==> design/flow/run.sh <==
#!/bin/bash
# the make line also repeats each setting of config.mk as NAME=value (left out here)
make -C /OpenROAD-flow-scripts/flow DESIGN_CONFIG=/design/flow/config.mk WORK_HOME=/design/flow/orfs CLKGATE_MAP_FILE= finish
==> design/flow/config.mk <==
export PLATFORM = sky130hd
export DESIGN_NAME = axi_gpio_expanded
export DESIGN_NICKNAME = axi_gpio_expanded
export VERILOG_FILES = /design/flow/design.v
export SDC_FILE = /design/flow/constraint.sdc
export NUM_CORES = 4
export LEC_CHECK = 0
export CAP_MARGIN = 20
export CORE_MARGIN = 2
export CORE_UTILIZATION = 66
export SLEW_MARGIN = 20
==> design/flow/constraint.sdc <==
create_clock -name core_clock -period 3.33 [get_ports {ACLK}]
set_input_delay 0.6660 -clock core_clock [delete_from_list [all_inputs] [get_ports {ACLK}]]
set_output_delay 0.6660 -clock core_clock [all_outputs]
set_load 0.01 [all_outputs]
==> design/flow/design.v <==
module axi_gpio
#(
    parameter C_ALL_INPUTS        = 0,             
    parameter C_ALL_OUTPUTS       = 0,             
    parameter C_GPIO_WIDTH        = 32,            
    parameter C_DOUT_DEFAULT      = 32'h00000000,  
    parameter C_TRI_DEFAULT       = 32'hFFFFFFFF,  
    parameter C_IS_DUAL           = 0,             
    parameter C_ALL_INPUTS_2      = 0,             
    parameter C_ALL_OUTPUTS_2     = 0,             
    parameter C_GPIO2_WIDTH       = 32,            
    parameter C_DOUT_DEFAULT_2    = 32'h00000000,  
    parameter C_TRI_DEFAULT_2     = 32'hFFFFFFFF,  
    parameter C_INTERRUPT_PRESENT = 0              
)
(
    input  logic        ACLK,                     
    input  logic        ARESETn,                  
    input  logic  [8:0] s_axi_AWADDR,             
    input  logic        s_axi_AWVALID,            
    output logic        s_axi_AWREADY,            
    input  logic [31:0] s_axi_WDATA,              
    input  logic  [3:0] s_axi_WSTRB,              
    input  logic        s_axi_WVALID,             
    output logic        s_axi_WREADY,             
    output logic  [1:0] s_axi_BRESP,              
    output logic        s_axi_BVALID,             
    input  logic        s_axi_BREADY,             
    input  logic  [8:0] s_axi_ARADDR,             
    input  logic        s_axi_ARVALID,            
    output logic        s_axi_ARREADY,            
    output logic [31:0] s_axi_RDATA,              
    output logic  [1:0] s_axi_RRESP,              
    output logic        s_axi_RVALID,             
    input  logic        s_axi_RREADY,             
    output logic ip2intc_irpt,                    
    input  logic  [C_GPIO_WIDTH-1:0] gpio_io_i,   
    output logic  [C_GPIO_WIDTH-1:0] gpio_io_o,   
    output logic  [C_GPIO_WIDTH-1:0] gpio_io_t,   
    input  logic [C_GPIO2_WIDTH-1:0] gpio2_io_i,  
    output logic [C_GPIO2_WIDTH-1:0] gpio2_io_o,  
    output logic [C_GPIO2_WIDTH-1:0] gpio2_io_t   
);
localparam REG_GPIO_IO       = 9'h000;  
localparam REG_GPIO_IO_T     = 9'h004;  
localparam REG_GPIO2_IO      = 9'h008;  
localparam REG_GPIO2_IO_T    = 9'h00C;  
localparam REG_GLOBAL_INT_EN = 9'h11C;  
localparam REG_IP_INT_EN     = 9'h120;  
localparam REG_IP_INT_STATUS = 9'h128;  
localparam GPIO_IO_HIGH_0  = (C_GPIO_WIDTH >  8) ?  7 : C_GPIO_WIDTH-1;
localparam GPIO_IO_HIGH_1  = (C_GPIO_WIDTH > 16) ? 15 : C_GPIO_WIDTH-1;
localparam GPIO_IO_HIGH_2  = (C_GPIO_WIDTH > 24) ? 23 : C_GPIO_WIDTH-1;
localparam GPIO_IO_HIGH_3  = (C_GPIO_WIDTH > 32) ? 31 : C_GPIO_WIDTH-1;
localparam GPIO2_IO_HIGH_0 = (C_GPIO2_WIDTH >  8) ?  7 : C_GPIO2_WIDTH-1;
localparam GPIO2_IO_HIGH_1 = (C_GPIO2_WIDTH > 16) ? 15 : C_GPIO2_WIDTH-1;
localparam GPIO2_IO_HIGH_2 = (C_GPIO2_WIDTH > 24) ? 23 : C_GPIO2_WIDTH-1;
localparam GPIO2_IO_HIGH_3 = (C_GPIO2_WIDTH > 32) ? 31 : C_GPIO2_WIDTH-1;
logic [8:0] awaddr;
logic [8:0] araddr;
logic [C_GPIO_WIDTH-1:0]  gpio_io_i_reg;
logic [C_GPIO2_WIDTH-1:0] gpio2_io_i_reg;
logic [C_GPIO_WIDTH-1:0]  gpio_io_i_reg2;
logic [C_GPIO2_WIDTH-1:0] gpio2_io_i_reg2;
logic global_int_en;
logic [1:0] ip_int_en;
logic [1:0] ip_int_status;
logic clk;
logic rst;  
logic write_strobe;
logic read_strobe;
logic wr_reg_gpio_io;
logic wr_reg_gpio_io_t;
logic wr_reg_gpio2_io;
logic wr_reg_gpio2_io_t;
logic wr_reg_global_int_en;
logic wr_reg_ip_int_en;
logic wr_reg_ip_int_status;
assign clk = ACLK;
always_ff @(posedge clk) begin
    rst <= ~ARESETn;
end
assign write_strobe = s_axi_AWVALID && s_axi_WVALID && !s_axi_BVALID;
assign awaddr = {s_axi_AWADDR[8:2], 2'b00};
assign wr_reg_gpio_io       = (awaddr == REG_GPIO_IO      );
assign wr_reg_gpio_io_t     = (awaddr == REG_GPIO_IO_T    );
assign wr_reg_gpio2_io      = (awaddr == REG_GPIO2_IO     );
assign wr_reg_gpio2_io_t    = (awaddr == REG_GPIO2_IO_T   );
assign wr_reg_global_int_en = (awaddr == REG_GLOBAL_INT_EN);
assign wr_reg_ip_int_en     = (awaddr == REG_IP_INT_EN    );
assign wr_reg_ip_int_status = (awaddr == REG_IP_INT_STATUS);
assign s_axi_BRESP = 2'b00;  
generate
if (!C_ALL_INPUTS) begin
    if (C_GPIO_WIDTH > 0) begin
        always_ff @(posedge clk) begin
            if (rst)
                gpio_io_o[GPIO_IO_HIGH_0:0] <= C_DOUT_DEFAULT[GPIO_IO_HIGH_0:0];
            else if (write_strobe && wr_reg_gpio_io && s_axi_WSTRB[0])
                gpio_io_o[GPIO_IO_HIGH_0:0] <= s_axi_WDATA[GPIO_IO_HIGH_0:0];
        end
    end
    if (C_GPIO_WIDTH > 8) begin
        always_ff @(posedge clk) begin
            if (rst)
                gpio_io_o[GPIO_IO_HIGH_1:8] <= C_DOUT_DEFAULT[GPIO_IO_HIGH_1:8];
            else if (write_strobe && wr_reg_gpio_io && s_axi_WSTRB[1])
                gpio_io_o[GPIO_IO_HIGH_1:8] <= s_axi_WDATA[GPIO_IO_HIGH_1:8];
        end
    end
    if (C_GPIO_WIDTH > 16) begin
        always_ff @(posedge clk) begin
            if (rst)
                gpio_io_o[GPIO_IO_HIGH_2:16] <= C_DOUT_DEFAULT[GPIO_IO_HIGH_2:16];
            else if (write_strobe && wr_reg_gpio_io && s_axi_WSTRB[2])
                gpio_io_o[GPIO_IO_HIGH_2:16] <= s_axi_WDATA[GPIO_IO_HIGH_2:16];
        end
    end
    if (C_GPIO_WIDTH > 24) begin
        always_ff @(posedge clk) begin
            if (rst)
                gpio_io_o[GPIO_IO_HIGH_3:24] <= C_DOUT_DEFAULT[GPIO_IO_HIGH_3:24];
            else if (write_strobe && wr_reg_gpio_io && s_axi_WSTRB[3])
                gpio_io_o[GPIO_IO_HIGH_3:24] <= s_axi_WDATA[GPIO_IO_HIGH_3:24];
        end
    end
end
else begin
    assign gpio_io_o = C_DOUT_DEFAULT;
end
if (!C_ALL_INPUTS && !C_ALL_OUTPUTS) begin
    if (C_GPIO_WIDTH > 0) begin
        always_ff @(posedge clk) begin
            if (rst)
                gpio_io_t[GPIO_IO_HIGH_0:0] <= C_DOUT_DEFAULT[GPIO_IO_HIGH_0:0];
            else if (write_strobe && wr_reg_gpio_io_t && s_axi_WSTRB[0])
                gpio_io_t[GPIO_IO_HIGH_0:0] <= s_axi_WDATA[GPIO_IO_HIGH_0:0];
        end
    end
    if (C_GPIO_WIDTH > 8) begin
        always_ff @(posedge clk) begin
            if (rst)
                gpio_io_t[GPIO_IO_HIGH_1:8] <= C_DOUT_DEFAULT[GPIO_IO_HIGH_1:8];
            else if (write_strobe && wr_reg_gpio_io_t && s_axi_WSTRB[1])
                gpio_io_t[GPIO_IO_HIGH_1:8] <= s_axi_WDATA[GPIO_IO_HIGH_1:8];
        end
    end
    if (C_GPIO_WIDTH > 16) begin
        always_ff @(posedge clk) begin
            if (rst)
                gpio_io_t[GPIO_IO_HIGH_2:16] <= C_DOUT_DEFAULT[GPIO_IO_HIGH_2:16];
            else if (write_strobe && wr_reg_gpio_io_t && s_axi_WSTRB[2])
                gpio_io_t[GPIO_IO_HIGH_2:16] <= s_axi_WDATA[GPIO_IO_HIGH_2:16];
        end
    end
    if (C_GPIO_WIDTH > 24) begin
        always_ff @(posedge clk) begin
            if (rst)
                gpio_io_t[GPIO_IO_HIGH_3:24] <= C_DOUT_DEFAULT[GPIO_IO_HIGH_3:24];
            else if (write_strobe && wr_reg_gpio_io_t && s_axi_WSTRB[3])
                gpio_io_t[GPIO_IO_HIGH_3:24] <= s_axi_WDATA[GPIO_IO_HIGH_3:24];
        end
    end
end
else begin
    assign gpio_io_t = C_TRI_DEFAULT;
end
if (C_IS_DUAL && !C_ALL_INPUTS_2) begin
    if (C_GPIO2_WIDTH > 0) begin
        always_ff @(posedge clk) begin
            if (rst)
                gpio2_io_o[GPIO2_IO_HIGH_0:0] <= C_DOUT_DEFAULT[GPIO2_IO_HIGH_0:0];
            else if (write_strobe && wr_reg_gpio2_io && s_axi_WSTRB[0])
                gpio2_io_o[GPIO2_IO_HIGH_0:0] <= s_axi_WDATA[GPIO2_IO_HIGH_0:0];
        end
    end
    if (C_GPIO2_WIDTH > 8) begin
        always_ff @(posedge clk) begin
            if (rst)
                gpio2_io_o[GPIO2_IO_HIGH_1:8] <= C_DOUT_DEFAULT[GPIO2_IO_HIGH_1:8];
            else if (write_strobe && wr_reg_gpio2_io && s_axi_WSTRB[1])
                gpio2_io_o[GPIO2_IO_HIGH_1:8] <= s_axi_WDATA[GPIO2_IO_HIGH_1:8];
        end
    end
    if (C_GPIO2_WIDTH > 16) begin
        always_ff @(posedge clk) begin
            if (rst)
                gpio2_io_o[GPIO2_IO_HIGH_2:16] <= C_DOUT_DEFAULT[GPIO2_IO_HIGH_2:16];
            else if (write_strobe && wr_reg_gpio2_io && s_axi_WSTRB[2])
                gpio2_io_o[GPIO2_IO_HIGH_2:16] <= s_axi_WDATA[GPIO2_IO_HIGH_2:16];
        end
    end
    if (C_GPIO2_WIDTH > 24) begin
        always_ff @(posedge clk) begin
            if (rst)
                gpio2_io_o[GPIO2_IO_HIGH_3:24] <= C_DOUT_DEFAULT[GPIO2_IO_HIGH_3:24];
            else if (write_strobe && wr_reg_gpio2_io && s_axi_WSTRB[3])
                gpio2_io_o[GPIO2_IO_HIGH_3:24] <= s_axi_WDATA[GPIO2_IO_HIGH_3:24];
        end
    end
end
else begin
    assign gpio2_io_o = C_DOUT_DEFAULT_2;
end
if (C_IS_DUAL && !C_ALL_INPUTS_2 && !C_ALL_OUTPUTS_2) begin
    if (C_GPIO2_WIDTH > 0) begin
        always_ff @(posedge clk) begin
            if (rst)
                gpio2_io_t[GPIO2_IO_HIGH_0:0] <= C_DOUT_DEFAULT[GPIO2_IO_HIGH_0:0];
            else if (write_strobe && wr_reg_gpio2_io_t && s_axi_WSTRB[0])
                gpio2_io_t[GPIO2_IO_HIGH_0:0] <= s_axi_WDATA[GPIO2_IO_HIGH_0:0];
        end
    end
    if (C_GPIO2_WIDTH > 8) begin
        always_ff @(posedge clk) begin
            if (rst)
                gpio2_io_t[GPIO2_IO_HIGH_1:8] <= C_DOUT_DEFAULT[GPIO2_IO_HIGH_1:8];
            else if (write_strobe && wr_reg_gpio2_io_t && s_axi_WSTRB[1])
                gpio2_io_t[GPIO2_IO_HIGH_1:8] <= s_axi_WDATA[GPIO2_IO_HIGH_1:8];
        end
    end
    if (C_GPIO2_WIDTH > 16) begin
        always_ff @(posedge clk) begin
            if (rst)
                gpio2_io_t[GPIO2_IO_HIGH_2:16] <= C_DOUT_DEFAULT[GPIO2_IO_HIGH_2:16];
            else if (write_strobe && wr_reg_gpio2_io_t && s_axi_WSTRB[2])
                gpio2_io_t[GPIO2_IO_HIGH_2:16] <= s_axi_WDATA[GPIO2_IO_HIGH_2:16];
        end
    end
    if (C_GPIO2_WIDTH > 24) begin
        always_ff @(posedge clk) begin
            if (rst)
                gpio2_io_t[GPIO2_IO_HIGH_3:24] <= C_DOUT_DEFAULT[GPIO2_IO_HIGH_3:24];
            else if (write_strobe && wr_reg_gpio2_io_t && s_axi_WSTRB[3])
                gpio2_io_t[GPIO2_IO_HIGH_3:24] <= s_axi_WDATA[GPIO2_IO_HIGH_3:24];
        end
    end
end
else begin
    assign gpio2_io_t = C_TRI_DEFAULT;
end
if (C_INTERRUPT_PRESENT) begin
    always_ff @(posedge clk) begin
        if (rst) begin
            global_int_en <= 1'b0;
            ip_int_en <= 2'b00;
        end
        else if (write_strobe) begin
            if (wr_reg_global_int_en && s_axi_WSTRB[3]) global_int_en <= s_axi_WDATA[31];
            if (wr_reg_ip_int_en && s_axi_WSTRB[0]) ip_int_en <= s_axi_WDATA[1:0];
        end
    end
end
else begin
    assign global_int_en = 1'b0;
    assign ip_int_en = 2'b00;
end
endgenerate
always_ff @(posedge clk) begin
    if (rst) begin
        s_axi_AWREADY <= 1'b0;
        s_axi_WREADY  <= 1'b0;
        s_axi_BVALID  <= 1'b0;
    end
    else begin
        s_axi_AWREADY <= write_strobe;
        s_axi_WREADY  <= write_strobe;
        if (write_strobe) begin
            s_axi_BVALID  <= 1'b1;
        end
        else if (s_axi_BVALID) begin
            s_axi_BVALID  <= ~s_axi_BREADY;
        end
    end
end
generate
if (!C_ALL_OUTPUTS) begin
    always_ff @(posedge clk) begin
        gpio_io_i_reg  <= gpio_io_i;
    end
end
else begin
    assign gpio_io_i_reg = '0;
end
if (C_IS_DUAL && !C_ALL_OUTPUTS_2) begin
    always_ff @(posedge clk) begin
        gpio2_io_i_reg <= gpio2_io_i;
    end
end
else begin
    assign gpio2_io_i_reg = '0;
end
endgenerate
generate
if (C_INTERRUPT_PRESENT) begin
    always_ff @(posedge clk) begin
        if (rst) begin
            gpio_io_i_reg2  <= '0;
            gpio2_io_i_reg2 <= '0;
            ip_int_status   <= '0;
            ip2intc_irpt    <= 1'b0;
        end
        else begin
            gpio_io_i_reg2  <= gpio_io_i_reg;
            if (gpio_io_i_reg != gpio_io_i_reg2) begin
                ip_int_status[0] <= 1'b1;
            end
            else if (write_strobe && wr_reg_ip_int_status && s_axi_WSTRB[0]) begin
                ip_int_status[0] <= s_axi_WDATA[0] ^ ip_int_status[0];
            end
            gpio2_io_i_reg2 <= gpio2_io_i_reg;
            if (gpio2_io_i_reg != gpio2_io_i_reg2) begin
                ip_int_status[1] <= 1'b1;
            end
            else if (write_strobe && wr_reg_ip_int_status && s_axi_WSTRB[0]) begin
                ip_int_status[1] <= s_axi_WDATA[1] ^ ip_int_status[1];
            end
            ip2intc_irpt <= |ip_int_status[1:0];
        end
    end
end
else begin
    assign ip2intc_irpt = 1'b0;
    assign ip_int_status = 2'b00;
    assign gpio_io_i_reg2 = '0;
    assign gpio2_io_i_reg2 = '0;
end
endgenerate
assign read_strobe = s_axi_ARVALID && !s_axi_RVALID;
assign s_axi_RRESP = 2'b00;  
assign araddr = {s_axi_ARADDR[8:2],2'b00};
always_ff @(posedge clk) begin
    if (rst) begin
        s_axi_ARREADY <= '0;
        s_axi_RDATA   <= '0;
        s_axi_RVALID  <= '0;
    end
    else begin
        s_axi_ARREADY <= read_strobe;
        if (read_strobe) begin
            s_axi_RDATA <= 32'd0;  
            unique case (araddr)
                REG_GPIO_IO       : s_axi_RDATA <= gpio_io_i_reg;           
                REG_GPIO_IO_T     : s_axi_RDATA <= gpio_io_t;               
                REG_GPIO2_IO      : s_axi_RDATA <= gpio2_io_i_reg;          
                REG_GPIO2_IO_T    : s_axi_RDATA <= gpio2_io_t;              
                REG_GLOBAL_INT_EN : s_axi_RDATA <= {global_int_en, 30'd0};  
                REG_IP_INT_EN     : s_axi_RDATA <= {30'd0, ip_int_en};      
                REG_IP_INT_STATUS : s_axi_RDATA <= {30'd0, ip_int_status};  
                default : s_axi_RDATA <= 32'd0;          
            endcase
        end
        if (read_strobe) begin
            s_axi_RVALID <= 1'b1;
        end
        else if (s_axi_RVALID) begin
            s_axi_RVALID <= ~s_axi_RREADY;
        end
    end
end
endmodule
module axi_gpio_expanded
#(
    parameter C_ALL_INPUTS        = 0,             
    parameter C_ALL_OUTPUTS       = 0,             
    parameter C_GPIO_WIDTH        = 32,            
    parameter C_DOUT_DEFAULT      = 32'h00000000,  
    parameter C_TRI_DEFAULT       = 32'hFFFFFFFF,  
    parameter C_IS_DUAL           = 1,             
    parameter C_ALL_INPUTS_2      = 0,             
    parameter C_ALL_OUTPUTS_2     = 0,             
    parameter C_GPIO2_WIDTH       = 32,            
    parameter C_DOUT_DEFAULT_2    = 32'h00000000,  
    parameter C_TRI_DEFAULT_2     = 32'hFFFFFFFF,  
    parameter C_INTERRUPT_PRESENT = 1              
)
(
    input logic ACLK,     
    input logic ARESETn,  
    input  logic              [8:2] AWADDR,    
    input  logic              [2:0] AWPROT,    
    input  logic                    AWVALID,   
    output logic                    AWREADY,   
    input  logic             [31:0] WDATA,   
    input  logic              [3:0] WSTRB,   
    input  logic                    WVALID,  
    output logic                    WREADY,  
    output logic              [1:0] BRESP,   
    output logic                    BVALID,  
    input  logic                    BREADY,  
    input  logic              [8:2] ARADDR,    
    input  logic              [2:0] ARPROT,    
    input  logic                    ARVALID,   
    output logic                    ARREADY,   
    output logic             [31:0] RDATA,   
    output logic              [1:0] RRESP,   
    output logic                    RVALID,  
    input  logic                    RREADY,  
    output logic ip2intc_irpt,                    
    input  logic  [C_GPIO_WIDTH-1:0] gpio_io_i,   
    output logic  [C_GPIO_WIDTH-1:0] gpio_io_o,   
    output logic  [C_GPIO_WIDTH-1:0] gpio_io_t,   
    input  logic [C_GPIO2_WIDTH-1:0] gpio2_io_i,  
    output logic [C_GPIO2_WIDTH-1:0] gpio2_io_o,  
    output logic [C_GPIO2_WIDTH-1:0] gpio2_io_t   
);
   axi_gpio #(.C_ALL_INPUTS(C_ALL_INPUTS),
              .C_ALL_OUTPUTS(C_ALL_OUTPUTS),
              .C_GPIO_WIDTH(C_GPIO_WIDTH),
              .C_DOUT_DEFAULT(C_DOUT_DEFAULT),
              .C_TRI_DEFAULT(C_TRI_DEFAULT),
              .C_IS_DUAL(C_IS_DUAL),
              .C_ALL_INPUTS_2(C_ALL_INPUTS_2),
              .C_ALL_OUTPUTS_2(C_ALL_OUTPUTS_2),
              .C_GPIO2_WIDTH(C_GPIO2_WIDTH),
              .C_DOUT_DEFAULT_2(C_DOUT_DEFAULT_2),
              .C_TRI_DEFAULT_2(C_TRI_DEFAULT_2),
              .C_INTERRUPT_PRESENT(C_INTERRUPT_PRESENT))
     gpio(.ACLK(ACLK), .ARESETn(ARESETn),
          .s_axi_AWADDR({AWADDR, 2'b00}), .s_axi_AWVALID(AWVALID), .s_axi_AWREADY(AWREADY),
          .s_axi_WDATA(WDATA), .s_axi_WSTRB(WSTRB), .s_axi_WVALID(WVALID), .s_axi_WREADY(WREADY),
          .s_axi_BRESP(BRESP), .s_axi_BVALID(BVALID), .s_axi_BREADY(BREADY),
          .s_axi_ARADDR({ARADDR, 2'b00}), .s_axi_ARVALID(ARVALID), .s_axi_ARREADY(ARREADY),
          .s_axi_RDATA(RDATA), .s_axi_RRESP(RRESP), .s_axi_RVALID(RVALID), .s_axi_RREADY(RREADY),
          .ip2intc_irpt(ip2intc_irpt),
          .gpio_io_i(gpio_io_i), .gpio_io_o(gpio_io_o), .gpio_io_t(gpio_io_t),
          .gpio2_io_i(gpio2_io_i), .gpio2_io_o(gpio2_io_o), .gpio2_io_t(gpio2_io_t));
endmodule
==> summary.txt, run 1 <==
run results: CTS tree built, Mean Syn Cell Area 9.914 µm², cell taking the most area after synthesis sky130_fd_sc_hd__dfxtp_1, Chip Footprint 0.01710 mm², Critical Path Start Type input port, count of unresolved DRC violations after routing 0, Overall Global Routing Usage 0.4230, htree depth 1, share of Yosys cell area claimed by the top area cell type 0.5643, average wire per standard cell 23.56 µm, setup repair after global routing missed its margin false, io pins 297, combinational cell fraction of total power 0.063, Area contributors post-synth sky130_fd_sc_hd__dfxtp_1, sky130_fd_sc_hd__nand2_1, sky130_fd_sc_hd__mux4_2, MUX share of area 0.07054, setup slack of the most critical reg-to-reg path 1.21 ns, origin of the worst min-delay path gpio.gpio_io_o[24], CP Capture Point gpio.ip_int_en[0], chain of cells forming the critical path clkdlybuf4s50_1 -> nand3b_4 -> or4b_4 -> nor4_2 -> mux2i_1 -> nor2_1, Via Count 9,567, number of warnings in the stage logs 37, Detail Route Antenna Nets 0, Die Span X 130.8 µm, via count of the first global-routing pass 9,550, Die Y 130.8 µm, last weighted congestion value of the routability-driven placer 0.9409, AO/OA Area Share 0.09118, setup TNS 0 ns, largest fanout of any net on the critical path 5, Final HPWL DP 23.06 mm, met3 wire length 4.370 mm, top achievable clock speed 423.8 MHz, Met1 Wirelength 12.99 mm, largest net degree at the start of global routing 160, dominant non-sequential cell family after synthesis simple AND/OR/NAND/NOR gates, stages on the worst setup path 6, highest cell delay on the worst timing path 0.56 ns, PD cells 529.7 mW/mm², leakage 5.115 nW, worst-case clock skew 0.009676 ns, Top Family by Delay on Critical Path simple AND/OR/NAND/NOR gates, switch share 0.2248, Nets 1,466, critical path startpoint WVALID, post-synthesis xor/xnor area fraction 0.05449, largest buffer count on any clock path 3, depth of the worst register-to-register path 5, synthesis-to-layout area growth 37.65%, most common library cells after synthesis sky130_fd_sc_hd__dfxtp_1, sky130_fd_sc_hd__nand2_1, sky130_fd_sc_hd__a21oi_1, sky130_fd_sc_hd__nor2b_1, sky130_fd_sc_hd__xnor2_1, Top power group sequential cells, power spent charging and discharging nets 0.001739 W, cell count of the worst hold path 2, synthesis area per yosys 0.01061 mm², number of buffers inserted by post-CTS setup repair 0, Final Max Slew Viols 0, cell with the most instances after synthesis sky130_fd_sc_hd__dfxtp_1, final count of negative-setup-slack endpoints 0, part of the Yosys area used for sequential elements 0.5643, Via-to-Cell Ratio 6.067, router iterations before antenna repair 7, clock root buffer sky130_fd_sc_hd__clkbuf_16, max_slew headroom 0.4857, arrival time worst endpoint 2.77 ns, top flip-flop cell by instance count after synthesis sky130_fd_sc_hd__dfxtp_1, warning count from the yosys run 1, global-route wire length before repair 54.41 mm, mapped cell area 0.01061 mm², period utilization 0.7087, combinational cell power 0.000486 W, count of instantiated cells in the yosys netlist 1,070, fp util 0.6726, count of endpoints failing hold in the final timing report 0, violation count after the first detailed-routing iteration 932, Crit path required time 3.74 ns, worst-margin pin slew 0.7645 ns, num rows 46, post-cts hold buffer count 0, number of synthesized register bits 299, number of buffers and inverters on the critical path 1, GR Overflow Total 0, Total Routed Length 37.16 mm, total met2 wirelength after detailed routing 17.54 mm, Buffers on Ports 286, number of buffers added by the clock tree synthesis step 28, share of the core filled with cells in the final layout 0.9259, number of clock sinks seen by CTS 299, type of the most critical hold path flip-flop to flip-flop, Clock Pin Slew Worst Setup and Hold Paths 0.07 ns, number of max-capacitance violations reported 0, Int Power 0.005996 W, insertion delay to the later sink of the worst-skew pair 0.55 ns, kind of critical path input port to flip-flop, highest metal layer with signal wires met5, sequential group share of total power 0.486, Post-CTS Resized 0, number of flops mapped to enable cells by yosys 0, reported sequential group power 0.00376 W, relative contribution of the clock network to total power 0.451, Distinct lib cells used 37, VDD IR max 0.0004021 V, outcome no timing/DRC/antenna violations, arithmetic-cell share of the synthesized area counting full adders, half adders and majority gates 0, initial antenna violation count 2, minimum clock period 2.360 ns, clock distribution power 0.00349 W, Post-Synth Simple-Gate Area 0.1893, proportion of register bits with asynchronous set or reset after synthesis 0, kind of end point of the critical path flip-flop, CP max-delay cell sky130_fd_sc_hd__or4b_4, endpoint of the worst hold-timing path gpio.gpio_io_o[24], cell count after synthesis 1,070, area of the core 0.01577 mm², R2R Path End gpio.ip_int_en[0], startpoint of the lowest-slack register-to-register path gpio.s_axi_BVALID
-- area by class of cell --
| class | instances | area (µm²) |
|---|---|---|
| flip-flops and latches | 299 | 5989 |
| clock buffers | 40 | 837.1 |
| well taps | 216 | 270.3 |
| inverters | 10 | 37.54 |
| repair buffers | 298 | 2973 |
| clock inverters | 11 | 162.7 |
| diodes | 1 | 2.502 |
| fillers | 580 | 1169 |
| multi-input cells | 702 | 4329 |
-- stage by stage --
step | setup slack (ns) | std cells | total power (W) | hold WS, ns | cell area (µm²)
3_3_place_gp | 0.5678 | 1525 | 0.004273 | 0.4338 | 13600
5_1_grt | 0.8424 | 1576 | 0.007877 | 0.4669 | 14600
2_1_floorplan | 1.200 | 1073 | 0.004028 | 0.4489 | 10620
4_1_cts | 1.011 | 1576 | 0.007704 | 0.4520 | 14600
3_5_place_dp | 0.5168 | 1525 | 0.004288 | 0.4418 | 13600
6_report | 0.9702 | 1577 | 0.007734 | 0.4498 | 14600
-- routing by layer --
metal,global-route usage,up-vias
li1,-,4125
met1,0.5157,4511
met2,0.6927,767
met3,0.1116,162
met4,0.2240,2
met5,0,-
==> run 2, diff against run 1 <==
- CORE_UTILIZATION: 66 -> 72
- CTS_CLUSTER_DIAMETER: not set -> 231
- CTS_CLUSTER_SIZE: not set -> 45
- PLACE_DENSITY_LB_ADDON: not set -> 0.24
- TNS_END_PERCENT: not set -> 5
- clock period: 3.33 -> 4.24 ns (I/O delays scaled with it)
==> summary.txt, run 2 <==
run metrics: Post-Synth Simple-Gate Area 0.1893 (unchanged), dominant non-sequential cell family after synthesis simple AND/OR/NAND/NOR gates, first error in the log [ERROR FLW-0024] Place density exceeds 1.0 (current PLACE_DENSITY_LB_ADDON =  0.24). Please check if the value of  PLACE_DENSITY_LB_ADDON is between 0 and 0.99., number of flops mapped to enable cells by yosys 0 (unchanged), mapped cell area 0.01061 mm² (unchanged), proportion of register bits with asynchronous set or reset after synthesis 0 (unchanged), outcome did not finish, Die Span X 125.4 µm (-4.1%), num rows 44 (-4.3%), top flip-flop cell by instance count after synthesis sky130_fd_sc_hd__dfxtp_1, number of synthesized register bits 299 (unchanged), synthesis area per yosys 0.01061 mm² (unchanged), warning count from the yosys run 1 (unchanged), Chip Footprint 0.01572 mm² (-8.1%), area of the core 0.01448 mm² (-8.2%), Die Y 125.4 µm (-4.1%), cell with the most instances after synthesis sky130_fd_sc_hd__dfxtp_1, post-synthesis xor/xnor area fraction 0.05449 (unchanged), MUX share of area 0.07054 (unchanged), last stage reached global placement (3_3_place_gp), Distinct lib cells used 37 (unchanged), Area contributors post-synth sky130_fd_sc_hd__dfxtp_1, sky130_fd_sc_hd__nand2_1, sky130_fd_sc_hd__mux4_2, cell taking the most area after synthesis sky130_fd_sc_hd__dfxtp_1, cell count after synthesis 1,070 (unchanged), io pins 297 (unchanged), Mean Syn Cell Area 9.914 µm² (unchanged), fp util 0.7326 (+0.05999), part of the Yosys area used for sequential elements 0.5643 (unchanged), count of instantiated cells in the yosys netlist 1,070 (unchanged), AO/OA Area Share 0.09118 (unchanged), most common library cells after synthesis sky130_fd_sc_hd__dfxtp_1, sky130_fd_sc_hd__nand2_1, sky130_fd_sc_hd__a21oi_1, sky130_fd_sc_hd__nor2b_1, sky130_fd_sc_hd__xnor2_1, share of Yosys cell area claimed by the top area cell type 0.5643 (unchanged), arithmetic-cell share of the synthesized area counting full adders, half adders and majority gates 0 (unchanged)
==> run 3, diff against run 2 <==
- CAP_MARGIN: 20 -> 0
- CORE_UTILIZATION: 72 -> 65
- CTS_CLUSTER_DIAMETER: 231 -> not set
- CTS_CLUSTER_SIZE: 45 -> 38
- HOLD_SLACK_MARGIN: not set -> 0.29
- PLACE_DENSITY_LB_ADDON: 0.24 -> not set
- TNS_END_PERCENT: 5 -> not set
- clock period: 4.24 -> 1.86 ns (I/O delays scaled with it)
==> summary.txt, run 3 <==
run metrics: Post-Synth Simple-Gate Area 0.1893 (unchanged), Final HPWL DP 24.83 mm, number of clock sinks seen by CTS 299, most common library cells after synthesis sky130_fd_sc_hd__dfxtp_1, sky130_fd_sc_hd__nand2_1, sky130_fd_sc_hd__a21oi_1, sky130_fd_sc_hd__nor2b_1, sky130_fd_sc_hd__xnor2_1, fp util 0.6654 (-0.06727), cell count after synthesis 1,070 (unchanged), Area contributors post-synth sky130_fd_sc_hd__dfxtp_1, sky130_fd_sc_hd__nand2_1, sky130_fd_sc_hd__mux4_2, AO/OA Area Share 0.09118 (unchanged), Die Y 131.7 µm (+5.1%), number of flops mapped to enable cells by yosys 0 (unchanged), outcome did not finish, cell with the most instances after synthesis sky130_fd_sc_hd__dfxtp_1, arithmetic-cell share of the synthesized area counting full adders, half adders and majority gates 0 (unchanged), clock root buffer sky130_fd_sc_hd__clkbuf_16, dominant non-sequential cell family after synthesis simple AND/OR/NAND/NOR gates, num rows 46 (+4.5%), Die Span X 131.7 µm (+5.1%), part of the Yosys area used for sequential elements 0.5643 (unchanged), top flip-flop cell by instance count after synthesis sky130_fd_sc_hd__dfxtp_1, first error in the log [ERROR DPL-0038] Utilization greater than 100%, impossible to legalize, synthesis area per yosys 0.01061 mm² (unchanged), proportion of register bits with asynchronous set or reset after synthesis 0 (unchanged), count of instantiated cells in the yosys netlist 1,070 (unchanged), mapped cell area 0.01061 mm² (unchanged), Chip Footprint 0.01736 mm² (+10%), cell taking the most area after synthesis sky130_fd_sc_hd__dfxtp_1, number of buffers added by the clock tree synthesis step 29, MUX share of area 0.07054 (unchanged), last stage reached global routing (5_1_grt), Mean Syn Cell Area 9.914 µm² (unchanged), area of the core 0.01594 mm² (+10%), pre-CTS setup slack -0.5983 ns, Distinct lib cells used 37 (unchanged), number of synthesized register bits 299 (unchanged), largest buffer count on any clock path 3, post-synthesis xor/xnor area fraction 0.05449 (unchanged), Buffers on Ports 286, htree depth 1, share of Yosys cell area claimed by the top area cell type 0.5643 (unchanged), warning count from the yosys run 1 (unchanged), io pins 297 (unchanged), last weighted congestion value of the routability-driven placer 0.9340
run 3: per-stage QoR:
stage                     cell area, µm²  power, W  hold slack [ns]  instances    util
after CTS                          15440   0.01374           0.2936       1668  0.9683
after floorplan                    10620  0.007211           0.3997       1073       -
after detailed placement           13970  0.007747           0.4421       1568  0.8764
after global placement             13970  0.007702           0.4339       1568  0.8764
run 3: what timing repair did:
item / CTS
endpoints found under the hold margin: 44
gates cloned: 2
gates resized: 75
hold buffers: 44
pin swaps: 4
buffers inserted: 3
setup endpoints to repair: 112
==> run 4, diff against run 3 <==
- ABC_AREA: not set -> 0
- CAP_MARGIN: 0 -> 20
- CELL_PAD_IN_SITES_DETAIL_PLACEMENT: not set -> 0
- CELL_PAD_IN_SITES_GLOBAL_PLACEMENT: not set -> 0
- CORE_ASPECT_RATIO: not set -> 0.51
- CORE_UTILIZATION: 65 -> 58
- CTS_CLUSTER_SIZE: 38 -> not set
- GPL_ROUTABILITY_DRIVEN: not set -> 0
- GPL_TIMING_DRIVEN: not set -> 1
- HOLD_SLACK_MARGIN: 0.29 -> not set
- MAX_ROUTING_LAYER: not set -> met5
- clock period: 1.86 -> 3.19 ns (I/O delays scaled with it)
==> summary.txt, run 4 <==
run results: outcome no timing/DRC/antenna violations, Ant. Diodes 0, Int Power 0.005804 W, cell count after synthesis 1,070 (unchanged), synthesis-to-layout area growth 35.98%, synthesis area per yosys 0.01061 mm² (unchanged), cell with the most instances after synthesis sky130_fd_sc_hd__dfxtp_1, MUX share of area 0.07054 (unchanged), router iterations before antenna repair 6, violation count after the first detailed-routing iteration 721, CTS tree built, period utilization 0.7528, Nets 1,460, max_slew headroom 0.3782, CP Capture Point gpio.ip_int_status[0], depth of the worst register-to-register path 5, most common library cells after synthesis sky130_fd_sc_hd__dfxtp_1, sky130_fd_sc_hd__nand2_1, sky130_fd_sc_hd__a21oi_1, sky130_fd_sc_hd__nor2b_1, sky130_fd_sc_hd__xnor2_1, fp util 0.5894 (-0.07599), number of fill cells 1,161, setup TNS 0 ns, combinational cell fraction of total power 0.067, reported sequential group power 0.00391 W, Mean Syn Cell Area 9.914 µm² (unchanged), critical path startpoint WVALID, met2 Resource Use GR 0.4926, R2R Path End gpio.ip_int_status[0], worst-margin pin slew 0.9327 ns, number of buffers added by the clock tree synthesis step 25 (-14%), Crit path required time 3.56 ns, largest fanout of any net on the critical path 5, num rows 35 (-24%), proportion of register bits with asynchronous set or reset after synthesis 0 (unchanged), Top Family by Delay on Critical Path simple AND/OR/NAND/NOR gates, Critical Path Start Type input port, worst-case clock skew 0.01123 ns, top flip-flop cell by instance count after synthesis sky130_fd_sc_hd__dfxtp_1, minimum clock period 2.402 ns, Detail Route Antenna Nets 0, mapped cell area 0.01061 mm² (unchanged), origin of the worst min-delay path gpio.gpio_io_o[5], largest buffer count on any clock path 3 (unchanged), Total Routed Length 31.69 mm, Buffers on Ports 286 (unchanged), endpoint of the worst hold-timing path gpio.gpio_io_o[5], PD cells 516.4 mW/mm², GR Overflow Total 0, clock root buffer sky130_fd_sc_hd__clkbuf_16, Die Y 100.6 µm (-24%), chain of cells forming the critical path clkdlybuf4s50_1 -> nand3b_4 -> or4b_4 -> nor4b_1 -> xnor2_1 -> a31oi_1, area of the core 0.01800 mm² (+13%), share of Yosys cell area claimed by the top area cell type 0.5643 (unchanged), met1 track demand over resource in global routing 0.4582, count of instantiated cells in the yosys netlist 1,070 (unchanged), Chip Footprint 0.01945 mm² (+12%), CP max-delay cell sky130_fd_sc_hd__nor4b_1, leakage 4.995 nW, number of max-capacitance violations reported 0, count of unresolved DRC violations after routing 0, highest cell delay on the worst timing path 0.62 ns, Final Max Slew Viols 0, Die Span X 193.4 µm (+47%), setup slack of the most critical reg-to-reg path 1.02 ns, Post-Synth Simple-Gate Area 0.1893 (unchanged), final count of negative-setup-slack endpoints 0, number of clock sinks seen by CTS 299 (unchanged), relative contribution of the clock network to total power 0.408, kind of end point of the critical path flip-flop, kind of critical path input port to flip-flop, cell taking the most area after synthesis sky130_fd_sc_hd__dfxtp_1, average wire per standard cell 19.93 µm, sequential group share of total power 0.525, global-route wire length before repair 48.59 mm, arrival time worst endpoint 2.77 ns, number of buffers and inverters on the critical path 1, via count of the first global-routing pass 8,499, power spent charging and discharging nets 0.001645 W, arithmetic-cell share of the synthesized area counting full adders, half adders and majority gates 0 (unchanged), warning count from the yosys run 1 (unchanged), largest net degree at the start of global routing 201, number of warnings in the stage logs 36, Clock Pin Slew Worst Setup and Hold Paths 0.07 ns, cell count of the worst hold path 2, stages on the worst setup path 6, setup repair after global routing missed its margin false, switch share 0.2208, post-cts hold buffer count 0 (-100%), clock distribution power 0.00304 W, Setup WS post-layout 0.7885 ns, Overall Global Routing Usage 0.3220, Final HPWL DP 23.08 mm (-7.1%), part of the Yosys area used for sequential elements 0.5643 (unchanged), htree depth 1 (unchanged), pre-CTS setup slack 0.2636 ns (+0.8618 ns), dominant non-sequential cell family after synthesis simple AND/OR/NAND/NOR gates, Via-to-Cell Ratio 5.562, peak-usage layer in the global routing report met2, number of buffers inserted by post-CTS setup repair 0 (-3), combinational cell power 0.000497 W, type of the most critical hold path flip-flop to flip-flop, VDD IR max 0.0005275 V, number of synthesized register bits 299 (unchanged), count of endpoints failing hold in the final timing report 0, met3 track demand over resource 0.09301, top achievable clock speed 416.4 MHz, Distinct lib cells used 37 (unchanged), AO/OA Area Share 0.09118 (unchanged), post-synthesis xor/xnor area fraction 0.05449 (unchanged), Via Count 8,844, Post-CTS Resized 0 (-100%), startpoint of the lowest-slack register-to-register path gpio.s_axi_BVALID, Top power group sequential cells, number of flops mapped to enable cells by yosys 0 (unchanged), Area contributors post-synth sky130_fd_sc_hd__dfxtp_1, sky130_fd_sc_hd__nand2_1, sky130_fd_sc_hd__mux4_2, io pins 297 (unchanged), initial antenna violation count 1, insertion delay to the later sink of the worst-skew pair 0.52 ns
run 4: per-stage QoR:
| step | instances | power [W] | hold slack [ns] | cell area (µm²) | util |
|---|---|---|---|---|---|
| floorplan | 1073 | 0.004204 | 0.4489 | 10620 | - |
| global placement | 1546 | 0.004473 | 0.4356 | 13610 | 0.7564 |
| detailed placement | 1546 | 0.004480 | 0.4413 | 13610 | 0.7564 |
| CTS | 1590 | 0.007462 | 0.4520 | 14420 | 0.8014 |
| global route | 1590 | 0.007657 | 0.4654 | 14420 | 0.8014 |
| finish | 1590 | 0.007449 | 0.4514 | 14420 | 0.8014 |
run 4: area by class of cell:
| type | count | area [µm²] | share of cell area |
|---|---|---|---|
| timing repair buffer | 295 | 2958 | 0.2051 |
| tap | 240 | 300.3 | 0.02082 |
| sequential | 299 | 5989 | 0.4153 |
| clock buffer | 38 | 745.7 | 0.05170 |
| clock inverter | 6 | 63.81 | 0.004424 |
| multi-input combinational | 702 | 4329 | 0.3001 |
| inverter | 10 | 37.54 | 0.002602 |
run 4: layer usage:
| layer | up-vias | wire length (µm) |
|---|---|---|
| met5 | - | 8 |
| met4 | 2 | 541 |
| met3 | 44 | 3342 |
| met2 | 419 | 13730 |
| met1 | 4273 | 14070 |
| li1 | 4106 | - |
==> run 5, diff against run 4 <==
- ABC_AREA: 0 -> 1
- CELL_PAD_IN_SITES_DETAIL_PLACEMENT: 0 -> not set
- CELL_PAD_IN_SITES_GLOBAL_PLACEMENT: 0 -> not set
- CORE_ASPECT_RATIO: 0.51 -> not set
- CORE_UTILIZATION: 58 -> 23
- CTS_CLUSTER_DIAMETER: not set -> 263
- GPL_TIMING_DRIVEN: 1 -> not set
- HOLD_SLACK_MARGIN: not set -> 0.2
- PLACE_DENSITY_LB_ADDON: not set -> 0.17
- clock period: 3.19 -> 5.0 ns (I/O delays scaled with it)
==> summary.txt, run 5 <==
run results: arrival time worst endpoint 3.40 ns (+0.63 ns), reported sequential group power 0.00249 W (-36%), area of the core 0.04885 mm² (+170%), Top Family by Delay on Critical Path simple AND/OR/NAND/NOR gates, post-synthesis xor/xnor area fraction 0.04008 (-0.01441), CP max-delay cell sky130_fd_sc_hd__nor3_4, number of buffers and inverters on the critical path 2 (+1), startpoint of the lowest-slack register-to-register path gpio.s_axi_BVALID, Die Y 226.3 µm (+120%), cell count of the worst hold path 2 (unchanged), Top power group the clock network, top achievable clock speed 332.4 MHz, Via-to-Cell Ratio 4.086 (-27%), number of synthesized register bits 299 (unchanged), count of unresolved DRC violations after routing 0 (unchanged), initial antenna violation count 2 (+1), outcome no timing/DRC/antenna violations, via count of the first global-routing pass 9,395 (+11%), GR Overflow Total 0 (unchanged), Via Count 9,638 (+9.0%), Post-CTS Resized 0 (unchanged), mapped cell area 0.01136 mm² (+7.1%), combinational cell fraction of total power 0.061 (-0.006), MUX share of area 0 (-0.07054), count of endpoints failing hold in the final timing report 0 (unchanged), combinational cell power 0.000336 W (-32%), Area contributors post-synth sky130_fd_sc_hd__dfxtp_1, sky130_fd_sc_hd__o21ai_0, sky130_fd_sc_hd__inv_1, cell with the most instances after synthesis sky130_fd_sc_hd__dfxtp_1, period utilization 0.6016 (-0.1512), setup repair after global routing missed its margin false, clock root buffer sky130_fd_sc_hd__clkbuf_16, most common library cells after synthesis sky130_fd_sc_hd__dfxtp_1, sky130_fd_sc_hd__inv_1, sky130_fd_sc_hd__o21ai_0, sky130_fd_sc_hd__a21oi_1, sky130_fd_sc_hd__nand2_1, Clock Pin Slew Worst Setup and Hold Paths 0.05 ns (-0.02 ns), dominant non-sequential cell family after synthesis AND-OR/OR-AND gates, synthesis-to-layout area growth 40.60%, number of buffers added by the clock tree synthesis step 37 (+48%), Detail Route Antenna Nets 0 (unchanged), router iterations before antenna repair 5 (-1), insertion delay to the later sink of the worst-skew pair 0.54 ns (+0.02 ns), setup TNS 0 ns (unchanged), number of clock sinks seen by CTS 299 (unchanged), largest buffer count on any clock path 3 (unchanged), Critical Path Start Type input port, leakage 5.805 nW (+16%), cell count after synthesis 1,399 (+31%), violation count after the first detailed-routing iteration 395 (-45%), average wire per standard cell 17.03 µm (-15%), number of max-capacitance violations reported 0 (unchanged), cell area after placement 0.01477 mm² (+8.5%), global-route wire length before repair 59.28 mm (+22%), Overall Global Routing Usage 0.1560 (-0.1660), stages on the worst setup path 7 (+1), top flip-flop cell by instance count after synthesis sky130_fd_sc_hd__dfxtp_1, kind of critical path input port to flip-flop, endpoint of the worst hold-timing path gpio.gpio2_io_o[31], proportion of register bits with asynchronous set or reset after synthesis 0 (unchanged), AO/OA Area Share 0.1685 (+0.07731), number of buffers inserted by post-CTS setup repair 0 (unchanged), number of warnings in the stage logs 32 (-11%), htree depth 2 (+1), Nets 1,794 (+23%), Chip Footprint 0.05119 mm² (+160%), Distinct lib cells used 29 (-22%), fp util 0.2326 (-0.3568), clock distribution power 0.00268 W (-12%), num rows 81 (+130%), sequential group share of total power 0.453 (-0.072), cell taking the most area after synthesis sky130_fd_sc_hd__dfxtp_1, PD cells 344.6 mW/mm² (-33%), Buffers on Ports 286 (unchanged), post-cts hold buffer count 0 (unchanged), origin of the worst min-delay path gpio.gpio2_io_o[31], depth of the worst register-to-register path 7 (+2), Total Routed Length 40.17 mm (+27%), critical path startpoint AWVALID, relative contribution of the clock network to total power 0.486 (+0.078), switch share 0.2324 (+0.01158), CTS tree built, post-route cell area 0.01598 mm² (+11%), worst-margin pin slew 0.9394 ns (+0.006629 ns), io pins 297 (unchanged), Final HPWL DP 29.44 mm (+28%), Final Max Slew Viols 0 (unchanged), largest fanout of any net on the critical path 16 (+11), type of the most critical hold path flip-flop to flip-flop, minimum clock period 3.008 ns, share of Yosys cell area claimed by the top area cell type 0.5268 (-0.03747), Crit path required time 5.40 ns (+1.84 ns), Die Span X 226.3 µm (+17%), final count of negative-setup-slack endpoints 0 (unchanged), chain of cells forming the critical path clkdlybuf4s50_1 -> nand3_2 -> nor3_4 -> buf_4 -> nand3_1 -> o21ai_0 -> a21oi_1, max_slew headroom 0.3738 (-0.004419), kind of end point of the critical path flip-flop, setup slack of the most critical reg-to-reg path 2.58 ns (+1.56 ns), Mean Syn Cell Area 8.122 µm² (-18%), Int Power 0.004226 W (-27%), count of instantiated cells in the yosys netlist 1,399 (+31%), synthesis area per yosys 0.01136 mm² (+7.1%), part of the Yosys area used for sequential elements 0.5268 (-0.03747), highest cell delay on the worst timing path 0.51 ns (-0.11 ns), worst-case clock skew 0.01091 ns (-0.0003137 ns), share of the core filled with cells in the final layout 0.3270 (-0.4744), number of flops mapped to enable cells by yosys 0 (unchanged), VDD IR max 0.0001542 V (-71%), Post-Synth Simple-Gate Area 0.1525 (-0.03680), R2R Path End gpio.gpio_io_t[5], largest net degree at the start of global routing 81 (-60%), CP Capture Point gpio.gpio_io_t[5], warning count from the yosys run 1 (unchanged), power spent charging and discharging nets 0.001279 W (-22%), arithmetic-cell share of the synthesized area counting full adders, half adders and majority gates 0 (unchanged)
[run 5: cell type report]
class	instances	area [µm²]
antenna	2	5.005
clock buffer	55	1096
clock inverter	10	108.9
fill	5219	32870
inverter	228	857.1
multi-input combinational	803	4123
sequential	299	5989
tap	664	830.8
timing repair buffer	298	2965
[run 5: metrics by stage]
step	cells	power [W]	hold slack [ns]	setup WS, ns
6_report	2359	0.005505	0.4396	1.992
2_1_floorplan	1402	0.002698	0.4291	2.891
5_1_grt	2357	0.005737	0.4636	1.781
3_5_place_dp	2292	0.002885	0.4368	1.446
3_3_place_gp	2292	0.002882	0.4332	1.502
4_1_cts	2357	0.005606	0.4456	2.034
[run 5: routing by layer]
metal / track usage / part of all wire / routed length [µm] / vias up
li1: - / - / - / 4985
met1: 0.2126 / 0.48 / 19250 / 4358
met2: 0.2381 / 0.43 / 17410 / 231
met3: 0.03654 / 0.056 / 2236 / 62
met4: 0.06048 / 0.032 / 1270 / 2
met5: 0 / 0.00025 / 10 / -
==> run 6, diff against run 5 <==
- ABC_AREA: 1 -> not set
- CORE_UTILIZATION: 23 -> 64
- CTS_CLUSTER_DIAMETER: 263 -> not set
- CTS_CLUSTER_SIZE: not set -> 33
- GPL_ROUTABILITY_DRIVEN: 0 -> not set
- HOLD_SLACK_MARGIN: 0.2 -> 0.3
- MAX_ROUTING_LAYER: met5 -> not set
- PLACE_DENSITY_LB_ADDON: 0.17 -> not set
- clock period: 5.0 -> 1.97 ns (I/O delays scaled with it)
==> summary.txt, run 6 <==
run results: outcome complete, but fails checks, layout check failures setup timing, pre-CTS setup slack -0.4825 ns (-1.929 ns), GR Overflow Total 0 (unchanged), max_slew headroom 0.3376 (-0.03616), insertion delay to the later sink of the worst-skew pair 0.55 ns (about the same), Int Power 0.009671 W (+130%), cell with the most instances after synthesis sky130_fd_sc_hd__dfxtp_1, largest net degree at the start of global routing 201 (+150%), cell area after placement 0.01397 mm² (-5.4%), total met2 wirelength after detailed routing 19.08 mm (+9.6%), depth of the worst register-to-register path 6 (-1), chain of cells forming the critical path clkdlybuf4s50_1, cell count after synthesis 1,070 (-24%), combinational cell fraction of total power 0.076 (+0.015), proportion of register bits with asynchronous set or reset after synthesis 0 (unchanged), R2R Path End gpio.ip_int_en[1], Detail Route Antenna Nets 0 (unchanged), number of flops mapped to enable cells by yosys 0 (unchanged), Via-to-Cell Ratio 6.265 (+53%), PD cells 838.1 mW/mm² (+140%), number of buffers added by the clock tree synthesis step 29 (-22%), top achievable clock speed 504.0 MHz, Chip Footprint 0.01762 mm² (-66%), Die Span X 132.7 µm (-41%), highest metal layer with signal wires met5, count of unresolved DRC violations after routing 0 (unchanged), relative contribution of the clock network to total power 0.422 (-0.064), top flip-flop cell by instance count after synthesis sky130_fd_sc_hd__dfxtp_1, AO/OA Area Share 0.09118 (-0.07731), Overall Global Routing Usage 0.4210 (+0.2650), Area contributors post-synth sky130_fd_sc_hd__dfxtp_1, sky130_fd_sc_hd__nand2_1, sky130_fd_sc_hd__mux4_2, Mean Syn Cell Area 9.914 µm² (+22%), Top power group sequential cells, Clock Pin Slew Worst Setup and Hold Paths 0.07 ns (+0.02 ns), number of synthesized register bits 299 (unchanged), violation count after the first detailed-routing iteration 1,326 (+240%), number of max-capacitance violations reported 0 (unchanged), worst-margin pin slew 0.9936 ns (+0.05424 ns), fp util 0.6465 (+0.4139), sequential group share of total power 0.502 (+0.049), CP Capture Point gpio2_io_t[9], Critical Path Start Type flip-flop, mapped cell area 0.01061 mm² (-6.6%), minimum clock period 1.984 ns, cell count of the worst hold path 1 (-1), number of fill cells 615 (-88%), most common library cells after synthesis sky130_fd_sc_hd__dfxtp_1, sky130_fd_sc_hd__nand2_1, sky130_fd_sc_hd__a21oi_1, sky130_fd_sc_hd__nor2b_1, sky130_fd_sc_hd__xnor2_1, Hold Slack 0.2993 ns (-0.1403 ns), Buffers on Ports 286 (unchanged), number of buffers inserted by post-CTS setup repair 0 (unchanged), Die Y 132.7 µm (-41%), Setup WS post-layout -0.01421 ns (-2.006 ns), critical path startpoint gpio.gpio2_io_t[9], largest buffer count on any clock path 3 (unchanged), reported sequential group power 0.00635 W (+160%), arithmetic-cell share of the synthesized area counting full adders, half adders and majority gates 0 (unchanged), type of the most critical hold path input port to flip-flop, Top Family by Delay on Critical Path buffers and inverters, synthesis area per yosys 0.01061 mm² (-6.6%), largest fanout of any net on the critical path 3 (-13), router iterations before antenna repair 7 (+2), Distinct lib cells used 37 (+28%), worst-case clock skew 0.01798 ns (+0.007064 ns), count of instantiated cells in the yosys netlist 1,070 (-24%), io pins 297 (unchanged), Post-Synth Simple-Gate Area 0.1893 (+0.03680), Crit path required time 1.58 ns (-3.82 ns), Met1 Wirelength 13.92 mm (-28%), met3 wire length 4.896 mm (+120%), startpoint of the lowest-slack register-to-register path gpio.s_axi_BVALID, synthesis-to-layout area growth 42.36%, setup slack of the most critical reg-to-reg path 0.05 ns (-2.53 ns), stages on the worst setup path 1 (-6), arrival time worst endpoint 1.59 ns (-1.81 ns), endpoint of the worst hold-timing path gpio.gpio_io_i_reg[19], Total Routed Length 41.32 mm (+2.9%), post-synthesis xor/xnor area fraction 0.05449 (+0.01441), clock distribution power 0.00534 W (+99%), leakage 5.508 nW (-5.1%), MUX share of area 0.07054 (+0.07054), last weighted congestion value of the routability-driven placer 0.9069, dominant non-sequential cell family after synthesis simple AND/OR/NAND/NOR gates, part of the Yosys area used for sequential elements 0.5643 (+0.03747), setup TNS -0.01771 ns (-0.01771 ns), origin of the worst min-delay path gpio_io_i[19], num rows 47 (-42%), Nets 1,525 (-15%), highest cell delay on the worst timing path 0.59 ns (+0.08 ns), warning count from the yosys run 1 (unchanged), number of buffers and inverters on the critical path 1 (-1), period utilization 1.007 (+0.4056), power spent charging and discharging nets 0.002985 W (+130%), share of Yosys cell area claimed by the top area cell type 0.5643 (+0.03747), count of endpoints failing hold in the final timing report 0 (unchanged), global-route wire length before repair 57.26 mm (-3.4%), htree depth 1 (-1), kind of critical path flip-flop to output port, Final Max Slew Viols 0 (unchanged), area of the core 0.01641 mm² (-66%), CP max-delay cell sky130_fd_sc_hd__clkdlybuf4s50_1, final count of negative-setup-slack endpoints 2 (+2), kind of end point of the critical path output port, CTS tree built, VDD IR max 0.0007069 V (+360%), share of the core filled with cells in the final layout 0.9204 (+0.5934), post-route cell area 0.01510 mm² (-5.5%), average wire per standard cell 25.21 µm (+48%), Final HPWL DP 23.38 mm (-21%), switch share 0.2359 (+0.003476), combinational cell power 0.000966 W (+190%), number of clock sinks seen by CTS 299 (unchanged), cell taking the most area after synthesis sky130_fd_sc_hd__dfxtp_1, number of warnings in the stage logs 37 (+16%), clock root buffer sky130_fd_sc_hd__clkbuf_16, initial antenna violation count 1 (-1), Via Count 10.27k (+6.5%), via count of the first global-routing pass 10.10k (+7.5%)
[run 6: stage by stage]
stage	instances	power, W
floorplan	1073	0.006808
global placement	1569	0.007282
detailed placement	1569	0.007304
CTS	1634	0.01250
global route	1638	0.01290
finish	1639	0.01266
[run 6: repair_timing]
item                       CTS  global route
pin swaps                    0             0
resized                      1            26
hold endpoints to repair    14             4
hold buffers                14             4
setup endpoints to repair    1            50
[run 6: area by class of cell]
type / instances / area (µm²) / area share
Multi-Input combinational cell: 702 / 4358 / 0.2886
Tap cell: 220 / 275.3 / 0.01823
Clock inverter: 10 / 53.80 / 0.003563
Timing Repair Buffer: 356 / 3536 / 0.2342
Clock buffer: 41 / 840.8 / 0.05568
Sequential cell: 299 / 5997 / 0.3971
Inverter: 10 / 37.54 / 0.002486
Antenna cell: 1 / 2.502 / 0.0001657
[run 6: metal layers]
layer / vias to the layer above / track usage
li1: 4245 / -
met4: 2 / 0.2676
met1: 4841 / 0.4997
met5: - / 0
met2: 889 / 0.6713
met3: 292 / 0.1245
==> run 7, diff against run 6 <==
- CELL_PAD_IN_SITES_GLOBAL_PLACEMENT: not set -> 3
- CORE_UTILIZATION: 64 -> 23
- CTS_CLUSTER_SIZE: 33 -> not set
- HOLD_SLACK_MARGIN: 0.3 -> not set
- MIN_ROUTING_LAYER: not set -> met2
- PLACE_DENSITY_LB_ADDON: not set -> 0.14
- SETUP_SLACK_MARGIN: not set -> -0.11
- SLEW_MARGIN: 20 -> 5
- clock period: 1.97 -> 1.85 ns (I/O delays scaled with it)
==> summary.txt, run 7 <==
run results: CP Capture Point RDATA[11], via count of the first global-routing pass 13.87k (+37%), io pins 297 (unchanged), Final Max Slew Viols 0 (unchanged), VDD IR max 0.0005862 V (-17%), fp util 0.2332 (-0.4133), clock root buffer sky130_fd_sc_hd__clkbuf_16, sequential group share of total power 0.451 (-0.051), MUX share of area 0.07054 (unchanged), Via-to-Cell Ratio 5.962 (-4.8%), cell count of the worst hold path 1 (unchanged), minimum clock period 1.931 ns, synthesis-to-layout area growth 51.18%, max_slew headroom 0.6322 (+0.2946), Distinct lib cells used 37 (unchanged), R2R Path End gpio.ip_int_status[0], average wire per standard cell 21.88 µm (-13%), period utilization 1.044 (+0.03655), Post-Synth Simple-Gate Area 0.1893 (unchanged), Total Routed Length 44.88 mm (+8.6%), number of flops mapped to enable cells by yosys 0 (unchanged), count of unresolved DRC violations after routing 0 (unchanged), reported sequential group power 0.00675 W (+6.3%), proportion of register bits with asynchronous set or reset after synthesis 0 (unchanged), largest net degree at the start of global routing 105 (-48%), cell with the most instances after synthesis sky130_fd_sc_hd__dfxtp_1, final count of negative-setup-slack endpoints 69 (+67), Via Count 12.23k (+19%), Die Y 218.8 µm (+65%), depth of the worst register-to-register path 6 (unchanged), initial antenna violation count 0 (-1), Setup WS post-layout -0.08096 ns (-0.06675 ns), post-synthesis xor/xnor area fraction 0.05449 (unchanged), leakage 5.912 nW (+7.3%), number of max-capacitance violations reported 0 (unchanged), insertion delay to the later sink of the worst-skew pair 0.57 ns (+0.02 ns), share of Yosys cell area claimed by the top area cell type 0.5643 (unchanged), router iterations before antenna repair 5 (-2), arithmetic-cell share of the synthesized area counting full adders, half adders and majority gates 0 (unchanged), Int Power 0.01131 W (+17%), Top Family by Delay on Critical Path buffers and inverters, worst-case clock skew 0.02604 ns (+0.008068 ns), synthesis area per yosys 0.01061 mm² (unchanged), chain of cells forming the critical path clkdlybuf4s50_1, largest fanout of any net on the critical path 2 (-1), mapped cell area 0.01061 mm² (unchanged), number of synthesized register bits 299 (unchanged), Hold Slack 0.2400 ns (-0.05934 ns), number of clock sinks seen by CTS 299 (unchanged), GR Overflow Total 0 (unchanged), number of buffers added by the clock tree synthesis step 39 (+34%), top achievable clock speed 517.9 MHz, layout check failures setup timing, power spent charging and discharging nets 0.003653 W (+22%), type of the most critical hold path input port to flip-flop, highest cell delay on the worst timing path 0.64 ns (+0.05 ns), global-route wire length before repair 62.26 mm (+8.7%), number of buffers and inverters on the critical path 1 (unchanged), number of fill cells 4,677 (+660%), area of the core 0.04548 mm² (+180%), htree depth 2 (+1), PD cells 933.1 mW/mm² (+11%), worst-margin pin slew 0.5516 ns (-0.4419 ns), Critical Path Start Type flip-flop, CP max-delay cell sky130_fd_sc_hd__clkdlybuf4s50_1, Area contributors post-synth sky130_fd_sc_hd__dfxtp_1, sky130_fd_sc_hd__nand2_1, sky130_fd_sc_hd__mux4_2, number of warnings in the stage logs 36 (-2.7%), arrival time worst endpoint 1.56 ns (-0.03 ns), post-cts hold buffer count 0 (-14), switch share 0.2442 (+0.008297), CTS tree built, setup repair after global routing missed its margin true, clock distribution power 0.00721 W (+35%), count of instantiated cells in the yosys netlist 1,070 (unchanged), Clock Pin Slew Worst Setup and Hold Paths 0.06 ns (about the same), cell taking the most area after synthesis sky130_fd_sc_hd__dfxtp_1, Detail Route Antenna Nets 0 (unchanged), Chip Footprint 0.04785 mm² (+170%), count of endpoints failing hold in the final timing report 0 (unchanged), top flip-flop cell by instance count after synthesis sky130_fd_sc_hd__dfxtp_1, Top power group the clock network, AO/OA Area Share 0.09118 (unchanged), outcome complete, but fails checks, Mean Syn Cell Area 9.914 µm² (unchanged), Final HPWL DP 32.34 mm (+38%), endpoint of the worst hold-timing path gpio.gpio2_io_i_reg[25], Nets 1,556 (+2.0%), Buffers on Ports 286 (unchanged), last weighted congestion value of the routability-driven placer 0.8343 (-8.0%), part of the Yosys area used for sequential elements 0.5643 (unchanged), Die Span X 218.8 µm (+65%), Overall Global Routing Usage 0.2760 (-0.1451), violation count after the first detailed-routing iteration 1,063 (-20%), dominant non-sequential cell family after synthesis simple AND/OR/NAND/NOR gates, critical path startpoint gpio.s_axi_RDATA[11], cell count after synthesis 1,070 (unchanged), num rows 78 (+66%), startpoint of the lowest-slack register-to-register path gpio.s_axi_BVALID, kind of critical path flip-flop to output port, most common library cells after synthesis sky130_fd_sc_hd__dfxtp_1, sky130_fd_sc_hd__nand2_1, sky130_fd_sc_hd__a21oi_1, sky130_fd_sc_hd__nor2b_1, sky130_fd_sc_hd__xnor2_1, share of the core filled with cells in the final layout 0.3526 (-0.5678), origin of the worst min-delay path gpio2_io_i[25], combinational cell power 0.00101 W (+5%), setup slack of the most critical reg-to-reg path -0.04 ns (-0.09 ns), warning count from the yosys run 1 (unchanged), relative contribution of the clock network to total power 0.482 (+0.060), largest buffer count on any clock path 3 (unchanged), combinational cell fraction of total power 0.067 (-0.009), stages on the worst setup path 1 (unchanged), Crit path required time 1.48 ns (-0.10 ns), kind of end point of the critical path output port
run 7: repair_timing:
action / in CTS / in global routing
gates cloned: 0 / 1
pin swaps: 0 / 1
buffers inserted: 0 / 1
endpoints found under the setup margin: 17 / 37
hold endpoints to repair: 0 / 0
resized: 17 / 33
run 7: area by class of cell:
cell class                 instances  area (µm²)  share of cell area
antenna                            3       7.507           0.0004681
clock buffer                      55        1116             0.06960
inverter                          10       37.54            0.002341
tap                              600       750.7             0.04681
multi-input combinational        702        4374              0.2728
clock inverter                     5       50.05            0.003121
timing repair buffer             377        3690              0.2301
sequential                       299        6011              0.3748
run 7: per-stage QoR:
stage	std cells	TNS [ns]	cell area (µm²)	total power [W]	setup slack, ns
2_1_floorplan	1073	0	10620	0.007250	0.01625
3_3_place_gp	1986	-57.18	14750	0.007886	-0.5839
3_5_place_dp	1986	-62.35	14750	0.007880	-0.6702
4_1_cts	2046	-4.766	15910	0.01507	-0.1091
5_1_grt	2048	-12.92	16030	0.01550	-0.1121
6_report	2051	-1.520	16040	0.01496	-0.08096
run 7: per-layer routing:
| layer | vias up | wire, µm | GRT usage | part of all wire |
|---|---|---|---|---|
| met4 | 8 | 1739 | 0.04189 | 0.039 |
| met3 | 157 | 21360 | 0.4298 | 0.48 |
| li1 | 4281 | - | - | - |
| met5 | - | 197 | 0.04063 | 0.0044 |
| met2 | 3454 | 21580 | 0.2928 | 0.48 |
| met1 | 4328 | 0 | - | 0 |
No activity file was given, so power comes from the tool's default toggle rates.
